==> zinc <==
==> flow/design.v <==
`timescale 1ns / 1ps
module clock #(parameter start_time = 0, parameter end_time = 100)(
    input wire in,
    input wire rst,
    output reg out,
    output wire rise
);
    reg [31:0] counter;
    assign rise = (counter >= (end_time >> 1)) & ~out;
    always @(posedge in) begin
        if (rst) begin
            counter <= start_time;
            out <= 1'b0;
        end else begin
            counter <= (counter >= (end_time >> 1)) ? 1 : counter + 1;
            out <= (counter >= (end_time >> 1)) ? ~out : out;
        end
    end
endmodule
`timescale 1ns / 1ps
module stopwatch(clk, rst, btnS, btnR, sw, an, seg);
input clk;
input rst;
input btnS, btnR;
input [7:0] sw;
output reg [3:0] an;
output reg [7:0] seg;
reg [3:0] seg_value;
wire [3:0] seg3, seg2, seg1, seg0;
reg adj_sec;
reg adj;
reg digits_on;
wire one_hz_clk;
wire two_hz_clk;
wire segment_clk;
wire blink_clk;
wire debounce_clk;
wire one_hz_rise;
wire two_hz_rise;
wire segment_rise;
wire blink_rise;
wire debounce_rise;
reg [31:0] sec_counter;
reg [1:0] seg_index;
clock #(.start_time(0), .end_time(200)) my_one_hz_clk(.in(clk), .rst(rst), .out(one_hz_clk), .rise(one_hz_rise));
clock #(.start_time(0), .end_time(100)) my_two_hz_clk(.in(clk), .rst(rst), .out(two_hz_clk), .rise(two_hz_rise));
clock #(.start_time(0), .end_time(4)) my_segment_clk(.in(clk), .rst(rst), .out(segment_clk), .rise(segment_rise));
clock #(.start_time(0), .end_time(20)) my_blink_clk(.in(clk), .rst(rst), .out(blink_clk), .rise(blink_rise));
clock #(.start_time(0), .end_time(10)) my_debounce_clk(.in(clk), .rst(rst), .out(debounce_clk), .rise(debounce_rise));
wire [1:0] next_index = seg_index + 2'd1;
assign seg0 = (sec_counter % 60)  % 10;
assign seg1 = (sec_counter % 60)  / 10;
assign seg2 = (sec_counter / 60)  % 10;
assign seg3 = (sec_counter / 600) % 10;
always @(*) begin
    case (next_index)
        0: seg_value = (digits_on || ~sw[1]) ? seg0 : 10;
        1: seg_value = (digits_on || ~sw[1]) ? seg1 : 10;
        2: seg_value = (digits_on ||  sw[1]) ? seg2 : 10;
        default: seg_value = (digits_on ||  sw[1]) ? seg3 : 10;
    endcase
end
always @(posedge clk) begin
    if (rst) begin
        adj_sec   <= 1'b0;
        adj       <= 1'b0;
        seg_index <= 2'd0;
        an        <= 4'b1111;
        seg       <= 8'b11111111;
    end else if (segment_rise) begin
        adj_sec   <= sw[1];
        adj       <= sw[0];
        seg_index <= next_index;
        an        <= ~(4'b0001 << next_index);
        case (seg_value)
            0: seg <= ~8'b11111100;
            1: seg <= ~8'b01100000;
            2: seg <= ~8'b11011010;
            3: seg <= ~8'b11110010;
            4: seg <= ~8'b01100110;
            5: seg <= ~8'b10110110;
            6: seg <= ~8'b10111110;
            7: seg <= ~8'b11100000;
            8: seg <= ~8'b11111110;
            9: seg <= ~8'b11110110;
            default: seg <= 8'b11111111;
        endcase
    end
end
reg [1:0] reset_state;
reg [2:0] pause_state;
reg stop_tick;
reg has_ticked_once;
wire [1:0] reset_sample = {btnR, reset_state[1]};
wire [2:0] pause_sample = {pause_state[2] && btnS, btnS, pause_state[1]};
always @(posedge clk) begin
    if (rst) begin
        reset_state     <= 2'b00;
        pause_state     <= 3'b000;
        stop_tick       <= 1'b0;
        has_ticked_once <= 1'b0;
        sec_counter     <= 32'd0;
    end else if (debounce_rise) begin
        if (reset_sample == 2'b11) begin
            reset_state <= 2'b00;
            pause_state <= pause_sample;
            sec_counter <= 0;
        end else if (pause_sample == 3'b011) begin
            reset_state <= reset_sample;
            pause_state <= 3'b100;
            stop_tick   <= ~stop_tick;
        end else begin
            reset_state <= reset_sample;
            pause_state <= pause_sample;
            if (adj ? two_hz_clk : one_hz_clk) begin
                if (~has_ticked_once && ~stop_tick) begin
                    has_ticked_once <= 1'b1;
                    if (adj && ~adj_sec) begin
                        sec_counter <= (sec_counter / 60 >= 99)
                                  ? (sec_counter % 60)
                                  : (sec_counter + 60);
                    end else if (adj) begin
                        sec_counter <= (sec_counter / 60) * 60 + ((sec_counter + 1) % 60);
                    end else begin
                        sec_counter <= sec_counter + 1;
                    end
                end
            end else has_ticked_once <= 1'b0;
        end
    end
end
always @(posedge clk) begin
    if (rst)
        digits_on <= 1'b0;
    else if (blink_rise)
        digits_on <= (~adj || ~digits_on);
end
endmodule
==> flow/run.sh <==
#!/bin/bash
# the make line also repeats each setting of config.mk as NAME=value (left out here)
make -C /OpenROAD-flow-scripts/flow DESIGN_CONFIG=/design/flow/config.mk WORK_HOME=/design/flow/orfs CLKGATE_MAP_FILE= finish
==> flow/config.mk <==
export PLATFORM = sky130hd
export DESIGN_NAME = stopwatch
export DESIGN_NICKNAME = stopwatch
export VERILOG_FILES = /design/flow/design.v
export SDC_FILE = /design/flow/constraint.sdc
export NUM_CORES = 4
export LEC_CHECK = 0
export CAP_MARGIN = 20
export CORE_ASPECT_RATIO = 1.71
export CORE_MARGIN = 2
export CORE_UTILIZATION = 66
export CTS_CLUSTER_DIAMETER = 374
export SLEW_MARGIN = 20
==> flow/constraint.sdc <==
create_clock -name core_clock -period 19.0 [get_ports {clk}]
set_input_delay 3.8000 -clock core_clock [delete_from_list [all_inputs] [get_ports {clk}]]
set_output_delay 3.8000 -clock core_clock [all_outputs]
set_load 0.01 [all_outputs]
==> raven: changes against zinc <==
- CORE_ASPECT_RATIO: 1.71 -> 0.5
- CORE_MARGIN: 2 -> 8
- CORE_UTILIZATION: 66 -> 61
- CTS_CLUSTER_DIAMETER: 374 -> unset
- PLACE_DENSITY: unset -> 0.78
==> flow/constraint.sdc (replaced) <==
create_clock -name core_clock -period 30.0 [get_ports {clk}]
set_input_delay 6.0000 -clock core_clock [delete_from_list [all_inputs] [get_ports {clk}]]
set_output_delay 6.0000 -clock core_clock [all_outputs]
set_load 0.01 [all_outputs]
==> comparison table <==
Outcome: zinc did not finish; raven no timing/DRC/antenna violations
Stage where the flow stopped: zinc 5_1_grt; raven -
Total die size: zinc 47,700 um2; raven 57,500 um2
Worst slack, placed: zinc -1390 ps; raven 3490 ps
Number of instances resized during post-cts repair: zinc 222; raven 0
Buffers inserted during post-CTS setup optimization: zinc 68; raven 0
Instance area at placement: zinc 39,300 um2; raven 31,500 um2
Core area: zinc 45,300 um2; raven 48,800 um2
Share of the core filled by cells before placement: zinc 66.9%; raven 62.1%
Total CTS buffers: zinc 23; raven 19
Cell total after placement: zinc 5,811; raven 4,885
Standard-cell rows: zinc 102; raven 57
Final HPWL from detailed placement: zinc 90.1 mm; raven 68.0 mm
Vert. Die Dim: zinc 284 um; raven 174 um
